## top
module top#(       
    parameter FIFO_DEPTH = 16,
    parameter DATA_WIDTH = 32,
    parameter START_NUMBER = 0    
)(
    input  logic        GCLK,
    input  logic        OTG_RESETN,
    input  logic [DATA_WIDTH-1:0] wdatax,
    input  logic [DATA_WIDTH-1:0] wdatay,
    input  logic        validx,
    input  logic        validy,
    input  logic [DATA_WIDTH-1:0] kx_u,
    input  logic [DATA_WIDTH-1:0] bx_u,
    input  logic [DATA_WIDTH-1:0] kx_c,
    input  logic [DATA_WIDTH-1:0] bx_c,
    input  logic [DATA_WIDTH-1:0] ky_u,
    input  logic [DATA_WIDTH-1:0] by_u,
    input  logic [DATA_WIDTH-1:0] ky_c,
    input  logic [DATA_WIDTH-1:0] by_c,
    output logic        sel_1_0,
    output logic        sel_1_1,
    output logic        sel_2_0,
    output logic        sel_2_1,
    output logic        AS2_r,
    output  logic       wready,
    output logic        JB1,
    output logic        JB2,
    output logic        JB3,
    output logic        JB4,
    output logic        JB7,
    output logic        JB8,
    output logic        JB9,
    output logic        JB10,
    output logic        JA1,
    output logic        JA2,
    output logic        JA3,
    output logic        JA4,
    output logic        JA7,
    output logic        JA8,
    output logic        JA9,
    output logic        JA10,
    output logic        JC1_N,
    output logic        JC1_P,
        input logic        JC2_N,
    output logic        JC2_P,
    output logic        JC3_P
);
make LEC_CHECK=0 CAP_MARGIN=20 CORE_MARGIN=9 CORE_UTILIZATION=69 CTS_CLUSTER_DIAMETER=375 GPL_TIMING_DRIVEN=0 MAX_ROUTING_LAYER=met5 PLACE_DENSITY=0.85 SETUP_SLACK_MARGIN=2.99 SLEW_MARGIN=0 finish   # period 16.8 ns
run.sh (not shown) runs the stock make flow with config.mk's settings and CLKGATE_MAP_FILE=.
The baseline finished with timing, DRC and antenna clean.
Edit:
==> flow/config.mk (replaced) <==
export PLATFORM = sky130hd
export DESIGN_NAME = top
export DESIGN_NICKNAME = top
export VERILOG_FILES = /design/flow/design.v
export SDC_FILE = /design/flow/constraint.sdc
export NUM_CORES = 4
export LEC_CHECK = 0
export ABC_AREA = 1
export CAP_MARGIN = 20
export CORE_MARGIN = 2
export CORE_UTILIZATION = 72
export PLACE_DENSITY_LB_ADDON = 0.28
export SETUP_SLACK_MARGIN = -0.31
export SLEW_MARGIN = 20
==> flow/constraint.sdc (replaced) <==
create_clock -name core_clock -period 5.29 [get_ports {GCLK}]
set_input_delay 1.0580 -clock core_clock [delete_from_list [all_inputs] [get_ports {GCLK}]]
set_output_delay 1.0580 -clock core_clock [all_outputs]
set_load 0.01 [all_outputs]
This time the run aborted during global routing (5_1_grt) on GRT-0232.
Synthesized area grows by 5.2%.
Die size came out lower by 6.0%.
Synthesized cell count goes up by 25%.
Edit:
--- a/flow/config.mk
+++ b/flow/config.mk
@@ -7,8 +7,6 @@
 export LEC_CHECK = 0
-export ABC_AREA = 1
 export CAP_MARGIN = 20
 export CORE_MARGIN = 2
-export CORE_UTILIZATION = 72
-export PLACE_DENSITY_LB_ADDON = 0.28
-export SETUP_SLACK_MARGIN = -0.31
+export CORE_UTILIZATION = 40
+export PLACE_DENSITY = 0.6
 export SLEW_MARGIN = 20
==> flow/constraint.sdc (replaced) <==
create_clock -name core_clock -period 12.8 [get_ports {GCLK}]
set_input_delay 2.5600 -clock core_clock [delete_from_list [all_inputs] [get_ports {GCLK}]]
set_output_delay 2.5600 -clock core_clock [all_outputs]
set_load 0.01 [all_outputs]
With this change the flow produced a clean layout.
Synthesized area came out lower by a few percent.
Die area came out higher by well over a third.
Synthesized cell count came out lower by about a fifth.
Edit:
--- a/flow/config.mk
+++ b/flow/config.mk
@@ -9,4 +9,5 @@
 export CORE_MARGIN = 2
-export CORE_UTILIZATION = 40
-export PLACE_DENSITY = 0.6
+export CORE_UTILIZATION = 72
+export CTS_CLUSTER_DIAMETER = 232
+export PLACE_DENSITY = 0.36
 export SLEW_MARGIN = 20
==> flow/constraint.sdc (replaced) <==
create_clock -name core_clock -period 5.57 [get_ports {GCLK}]
set_input_delay 1.1140 -clock core_clock [delete_from_list [all_inputs] [get_ports {GCLK}]]
set_output_delay 1.1140 -clock core_clock [all_outputs]
set_load 0.01 [all_outputs]
Outcome:
- The new run reached the layout checks and failed them: negative setup slack
- fmax is higher by about 23%
- cell area increases by about 6%
- worst hold slack degrades by 150 ps
- non-clock buffer count goes up by 769
- final cell count goes down by about 5.4%
- setup slack loses 5400 ps
- register-to-register slack got worse by 5400 ps
- power goes up by about 140%
- die size came out lower by about 44%
- clock power climbs by about 120%
Edit:
--- a/flow/config.mk
+++ b/flow/config.mk
@@ -10,4 +10,3 @@
 export CORE_UTILIZATION = 72
-export CTS_CLUSTER_DIAMETER = 232
-export PLACE_DENSITY = 0.36
+export PLACE_DENSITY = 0.71
 export SLEW_MARGIN = 20
==> flow/constraint.sdc (replaced) <==
create_clock -name core_clock -period 7.68 [get_ports {GCLK}]
set_input_delay 1.5360 -clock core_clock [delete_from_list [all_inputs] [get_ports {GCLK}]]
set_output_delay 1.5360 -clock core_clock [all_outputs]
set_load 0.01 [all_outputs]
The new run finished but fails on negative setup slack.
Sequential share of layout area increases by 1.2 points.
Synthesized cell count is unchanged.
Via count is lower by a few percent.
Setup slack improves by 2100 ps.
Non-clock buffer count decreases by 430.
Clock power goes down by a quarter to a third.
Edit:
--- a/flow/config.mk
+++ b/flow/config.mk
@@ -7,2 +7,3 @@
 export LEC_CHECK = 0
+export ABC_AREA = 1
 export CAP_MARGIN = 20
@@ -10,3 +11,4 @@
 export CORE_UTILIZATION = 72
-export PLACE_DENSITY = 0.71
+export PLACE_DENSITY_LB_ADDON = 0.28
+export SETUP_SLACK_MARGIN = 1.37
 export SLEW_MARGIN = 20
==> flow/constraint.sdc (replaced) <==
create_clock -name core_clock -period 5.29 [get_ports {GCLK}]
set_input_delay 1.0580 -clock core_clock [delete_from_list [all_inputs] [get_ports {GCLK}]]
set_output_delay 1.0580 -clock core_clock [all_outputs]
set_load 0.01 [all_outputs]
This time the run died in global routing (5_1_grt) on GRT-0232.
Die size came out higher by 5.2%.
Area after synthesis came out higher by 5.2%.
Synthesized cell count came out higher by 25%.


Starting RTL as in the previous note.
==> flow/design.v (excerpt) <==
module top#(       
    parameter FIFO_DEPTH = 16,
    parameter DATA_WIDTH = 32,
    parameter START_NUMBER = 0    
)(
    input  logic        GCLK,
    input  logic        OTG_RESETN,
    input  logic [DATA_WIDTH-1:0] wdatax,
    input  logic [DATA_WIDTH-1:0] wdatay,
    input  logic        validx,
    input  logic        validy,
    input  logic [DATA_WIDTH-1:0] kx_u,
    input  logic [DATA_WIDTH-1:0] bx_u,
    input  logic [DATA_WIDTH-1:0] kx_c,
    input  logic [DATA_WIDTH-1:0] bx_c,
    input  logic [DATA_WIDTH-1:0] ky_u,
    input  logic [DATA_WIDTH-1:0] by_u,
    input  logic [DATA_WIDTH-1:0] ky_c,
    input  logic [DATA_WIDTH-1:0] by_c,
    output logic        sel_1_0,
    output logic        sel_1_1,
    output logic        sel_2_0,
    output logic        sel_2_1,
    output logic        AS2_r,
    output  logic       wready,
    output logic        JB1,
    output logic        JB2,
    output logic        JB3,
    output logic        JB4,
    output logic        JB7,
    output logic        JB8,
    output logic        JB9,
    output logic        JB10,
    output logic        JA1,
    output logic        JA2,
    output logic        JA3,
    output logic        JA4,
    output logic        JA7,
    output logic        JA8,
    output logic        JA9,
    output logic        JA10,
    output logic        JC1_N,
    output logic        JC1_P,
        input logic        JC2_N,
    output logic        JC2_P,
    output logic        JC3_P
);
==> flow/config.mk <==
export PLATFORM = sky130hd
export DESIGN_NAME = top
export DESIGN_NICKNAME = top
export VERILOG_FILES = /design/flow/design.v
export SDC_FILE = /design/flow/constraint.sdc
export NUM_CORES = 4
export LEC_CHECK = 0
export CAP_MARGIN = 5
export CORE_MARGIN = 2
export CORE_UTILIZATION = 72
export SLEW_MARGIN = 20
==> flow/constraint.sdc <==
create_clock -name core_clock -period 7.53 [get_ports {GCLK}]
set_input_delay 1.5060 -clock core_clock [delete_from_list [all_inputs] [get_ports {GCLK}]]
set_output_delay 1.5060 -clock core_clock [all_outputs]
set_load 0.01 [all_outputs]
The first run finished but fails on negative setup slack.
==> next run, changes <==
--- a/flow/config.mk
+++ b/flow/config.mk
@@ -8 +8 @@
-export CAP_MARGIN = 5
+export CAP_MARGIN = 20
@@ -10 +10,2 @@
-export CORE_UTILIZATION = 72
+export CORE_UTILIZATION = 40
+export PLACE_DENSITY = 0.6
==> flow/constraint.sdc (replaced) <==
create_clock -name core_clock -period 10.0 [get_ports {GCLK}]
set_input_delay 2.0000 -clock core_clock [delete_from_list [all_inputs] [get_ports {GCLK}]]
set_output_delay 2.0000 -clock core_clock [all_outputs]
set_load 0.01 [all_outputs]
Now the flow completed with no timing, DRC or antenna violations.
Worst hold slack gets worse by 0.012 ns.
Cell count went up by 8.7%.
Count of clock-buffer cells in the layout rises by 24.
==> next run, changes <==
--- a/flow/config.mk
+++ b/flow/config.mk
@@ -8,5 +8,10 @@
-export CAP_MARGIN = 20
-export CORE_MARGIN = 2
-export CORE_UTILIZATION = 40
-export PLACE_DENSITY = 0.6
-export SLEW_MARGIN = 20
+export ABC_AREA = 1
+export CAP_MARGIN = 30
+export CORE_MARGIN = 4
+export CORE_UTILIZATION = 36
+export CTS_CLUSTER_SIZE = 38
+export GPL_ROUTABILITY_DRIVEN = 0
+export PLACE_DENSITY_LB_ADDON = 0.01
+export SETUP_SLACK_MARGIN = 0.35
+export SLEW_MARGIN = 25
+export TNS_END_PERCENT = 5
=> Clock power came out higher by a little under a tenth; design area rises by a few percent; synthesized cell count came out higher by a quarter to a third; global-route usage grows by 2.6 points; worst hold slack stays flat; power rises slightly.
==> next run, changes <==
==> flow/config.mk (replaced) <==
export PLATFORM = sky130hd
export DESIGN_NAME = top
export DESIGN_NICKNAME = top
export VERILOG_FILES = /design/flow/design.v
export SDC_FILE = /design/flow/constraint.sdc
export NUM_CORES = 4
export LEC_CHECK = 0
export CAP_MARGIN = 40
export CELL_PAD_IN_SITES_DETAIL_PLACEMENT = 1
export CELL_PAD_IN_SITES_GLOBAL_PLACEMENT = 1
export CORE_MARGIN = 2
export CORE_UTILIZATION = 40
export PLACE_DENSITY = 0.6
export SLEW_MARGIN = 20
Die area is lower by about a fifth.
Wire length went down by about a fifth.
Combinational power increases by about a fifth.


top again, from the RTL that the note above started with.
Settings: LEC_CHECK=0, ABC_AREA=0, CAP_MARGIN=30, CORE_ASPECT_RATIO=1.3, CORE_MARGIN=8, CORE_UTILIZATION=36, CTS_CLUSTER_SIZE=88, GPL_ROUTABILITY_DRIVEN=1, PLACE_DENSITY_LB_ADDON=0.01, SETUP_SLACK_MARGIN=0.35, SLEW_MARGIN=25, TNS_END_PERCENT=5; clock period 9.15 ns.
Rerun with:
==> flow/config.mk (replaced) <==
export PLATFORM = sky130hd
export DESIGN_NAME = top
export DESIGN_NICKNAME = top
export VERILOG_FILES = /design/flow/design.v
export SDC_FILE = /design/flow/constraint.sdc
export NUM_CORES = 4
export LEC_CHECK = 0
export CAP_MARGIN = 20
export CORE_MARGIN = 2
export CORE_UTILIZATION = 44
export PLACE_DENSITY = 0.6
export SLEW_MARGIN = 20
==> flow/constraint.sdc (replaced) <==
create_clock -name core_clock -period 5.32 [get_ports {GCLK}]
set_input_delay 1.0640 -clock core_clock [delete_from_list [all_inputs] [get_ports {GCLK}]]
set_output_delay 1.0640 -clock core_clock [all_outputs]
set_load 0.01 [all_outputs]
The new run finished with negative setup slack left.
Setup slack gets worse by 3000 ps.
Wire length fell by 11%.
Register-to-register slack got worse by 3000 ps.
Sequential power rose by about 70%.
Rerun with:
--- a/flow/config.mk
+++ b/flow/config.mk
@@ -8,5 +8,7 @@
 export CAP_MARGIN = 20
 export CORE_MARGIN = 2
-export CORE_UTILIZATION = 44
-export PLACE_DENSITY = 0.6
+export CORE_UTILIZATION = 72
+export CTS_CLUSTER_SIZE = 14
+export PLACE_DENSITY_LB_ADDON = 0.28
+export SETUP_SLACK_MARGIN = -0.4
 export SLEW_MARGIN = 20
==> flow/constraint.sdc (replaced) <==
create_clock -name core_clock -period 5.29 [get_ports {GCLK}]
set_input_delay 1.0580 -clock core_clock [delete_from_list [all_inputs] [get_ports {GCLK}]]
set_output_delay 1.0580 -clock core_clock [all_outputs]
set_load 0.01 [all_outputs]
Outcome: The changed run finished but fails on negative setup slack. First-iteration DRC count increases by 110%. Maximum frequency decreases by 6.7%. Clock power hardly moves. Cell area decreases by 2.5%. Cell count decreases by 9.4%. Total power increases by 1.3%.


## job 9285
top again, from the RTL that the note above started with.
// top
module top#(       
    parameter FIFO_DEPTH = 16,
    parameter DATA_WIDTH = 32,
    parameter START_NUMBER = 0    
)(
    input  logic        GCLK,
    input  logic        OTG_RESETN,
    input  logic [DATA_WIDTH-1:0] wdatax,
    input  logic [DATA_WIDTH-1:0] wdatay,
    input  logic        validx,
    input  logic        validy,
    input  logic [DATA_WIDTH-1:0] kx_u,
    input  logic [DATA_WIDTH-1:0] bx_u,
    input  logic [DATA_WIDTH-1:0] kx_c,
    input  logic [DATA_WIDTH-1:0] bx_c,
    input  logic [DATA_WIDTH-1:0] ky_u,
    input  logic [DATA_WIDTH-1:0] by_u,
    input  logic [DATA_WIDTH-1:0] ky_c,
    input  logic [DATA_WIDTH-1:0] by_c,
    output logic        sel_1_0,
    output logic        sel_1_1,
    output logic        sel_2_0,
    output logic        sel_2_1,
    output logic        AS2_r,
    output  logic       wready,
    output logic        JB1,
    output logic        JB2,
    output logic        JB3,
    output logic        JB4,
    output logic        JB7,
    output logic        JB8,
    output logic        JB9,
    output logic        JB10,
    output logic        JA1,
    output logic        JA2,
    output logic        JA3,
    output logic        JA4,
    output logic        JA7,
    output logic        JA8,
    output logic        JA9,
    output logic        JA10,
    output logic        JC1_N,
    output logic        JC1_P,
        input logic        JC2_N,
    output logic        JC2_P,
    output logic        JC3_P
);
Settings: LEC_CHECK=0, ABC_AREA=0, CAP_MARGIN=30, CORE_ASPECT_RATIO=1.3, CORE_MARGIN=8, CORE_UTILIZATION=36, CTS_CLUSTER_SIZE=88, GPL_ROUTABILITY_DRIVEN=1, GPL_TIMING_DRIVEN=0, PLACE_DENSITY_LB_ADDON=0.01, SETUP_SLACK_MARGIN=0.35, SLEW_MARGIN=25, TNS_END_PERCENT=5; clock period 9.15 ns.
Edits applied to the flow inputs when going from job 9285 to job 4371:
Settings: CORE_UTILIZATION now 71, was 36; TNS_END_PERCENT no longer set, was 5; CORE_MARGIN now 2, was 8; CAP_MARGIN now 20, was 30; GPL_TIMING_DRIVEN no longer set, was 0; SETUP_SLACK_MARGIN now 1.26, was 0.35; ABC_AREA no longer set, was 0; CTS_CLUSTER_SIZE now 25, was 88; CORE_ASPECT_RATIO no longer set, was 1.3; PLACE_DENSITY_LB_ADDON no longer set, was 0.01; MIN_ROUTING_LAYER now met1, previously not set; the clock period (ns, I/O delays scaled along) now 11.9, was 9.15.
## What came out
- Switching power | job 4371 below job 9285
- [compare] base=job 9285 new=job 4371: cell count now smaller, clock period minus final worst setup slack now larger, critical path depth now smaller.
- In job 4371 the power turned out 31% lower than in job 9285.
- For job 9285, the worst setup path endpoint was mult_code.multiplication_reg[63]$_SDFFE_PN0P_, unlike job 4371, where it was mult_code.multiplication_reg[60]$_SDFFE_PN0P_.
- Higher number of vias per cell after detailed routing was reported by job 4371, not job 9285.
- [job 4371] final instance area fell 6.0% relative to job 9285
- Compared with job 9285, job 4371 shows a lower final clock period utilization by the worst path.
Input changes introduced in job 9432 (baseline for comparison: job 4371):
Settings: a change of SLEW_MARGIN from 25 to 20; a change of CTS_CLUSTER_SIZE from 25 to 50; a change of SETUP_SLACK_MARGIN from 1.26 to -0.64; a deleted GPL_ROUTABILITY_DRIVEN that had been 1; a deleted MIN_ROUTING_LAYER that had been met1; a change of CORE_UTILIZATION from 71 to 70; a change of the clock period (ns, I/O delays scaled along) from 11.9 to 6.79.
==> results <==
Job 4371 -> job 9432: post-synthesis instance total delta 0, exact match. The number of fill cells in job 4371 is 1.08 times that in job 9432. Summary: register-to-register setup slack, job 9432 worse than job 4371. Final checks on job 9432, whose flow otherwise completed, came back failing, citing negative setup slack. Re flip-flop and latch share of the layout cell area: job 9432 is 1.5 points down on job 4371. On job 9432: area added between synthesis and finish is 6.4 points higher than what job 4371 gave. Job 4371 → job 9432: initial antenna violation count went up, fraction of the cycle the final worst path needs went up.
What job 7466 does differently from job 9432 at the input level:
Settings: CORE_UTILIZATION: 70 -> 40; CTS_CLUSTER_SIZE: 50 -> unset; PLACE_DENSITY: unset -> 0.6; SETUP_SLACK_MARGIN: -0.64 -> unset; the clock period (ns, I/O delays scaled along): 6.79 -> 9.53.
--- outcome ---
Side by side, slew at the pin closest to its max-slew limit turned out lower in job 7466 than in job 9432. Both conditions hold for job 7466: the flow ran to the end and the final layout passed the timing, design-rule and antenna checks. Global routing met1 resource utilization ends up higher on job 9432. When the final numbers for job 9432 and job 7466 were put side by side, the post-layout minimum cycle time turned out to be smaller in job 9432.
For job 702, these inputs were changed with respect to job 7466:
Settings: an added TNS_END_PERCENT of 5; an added GPL_ROUTABILITY_DRIVEN of 0; a deleted PLACE_DENSITY that had been 0.6; a change of the clock period (ns, I/O delays scaled along) from 9.53 to 10.0.
==> results <==
- For job 7466, the origin of the worst setup path was mult_code.value_og_reg[4]$_SDFFE_PN0P_, unlike job 702, where it was mult_code.k_reg[5]$_SDFFE_PN0P_.
- On leakage dissipation, job 702 and job 7466 are basically level.
- Sort job 702 and job 7466 by fmax asc -> top: job 702
- Of job 702 and job 7466, the run reporting the higher slew at the pin with the worst max-slew slack was job 702.
- Part of the total power dissipated in sequential elements, job 702 and job 7466: smaller value in job 702
- Going from job 7466 to job 702, non-clock buffering overhead in the final layout now sits at about the same level; met3 wire length +about 7%.
Power and IR drop assume default switching activity.
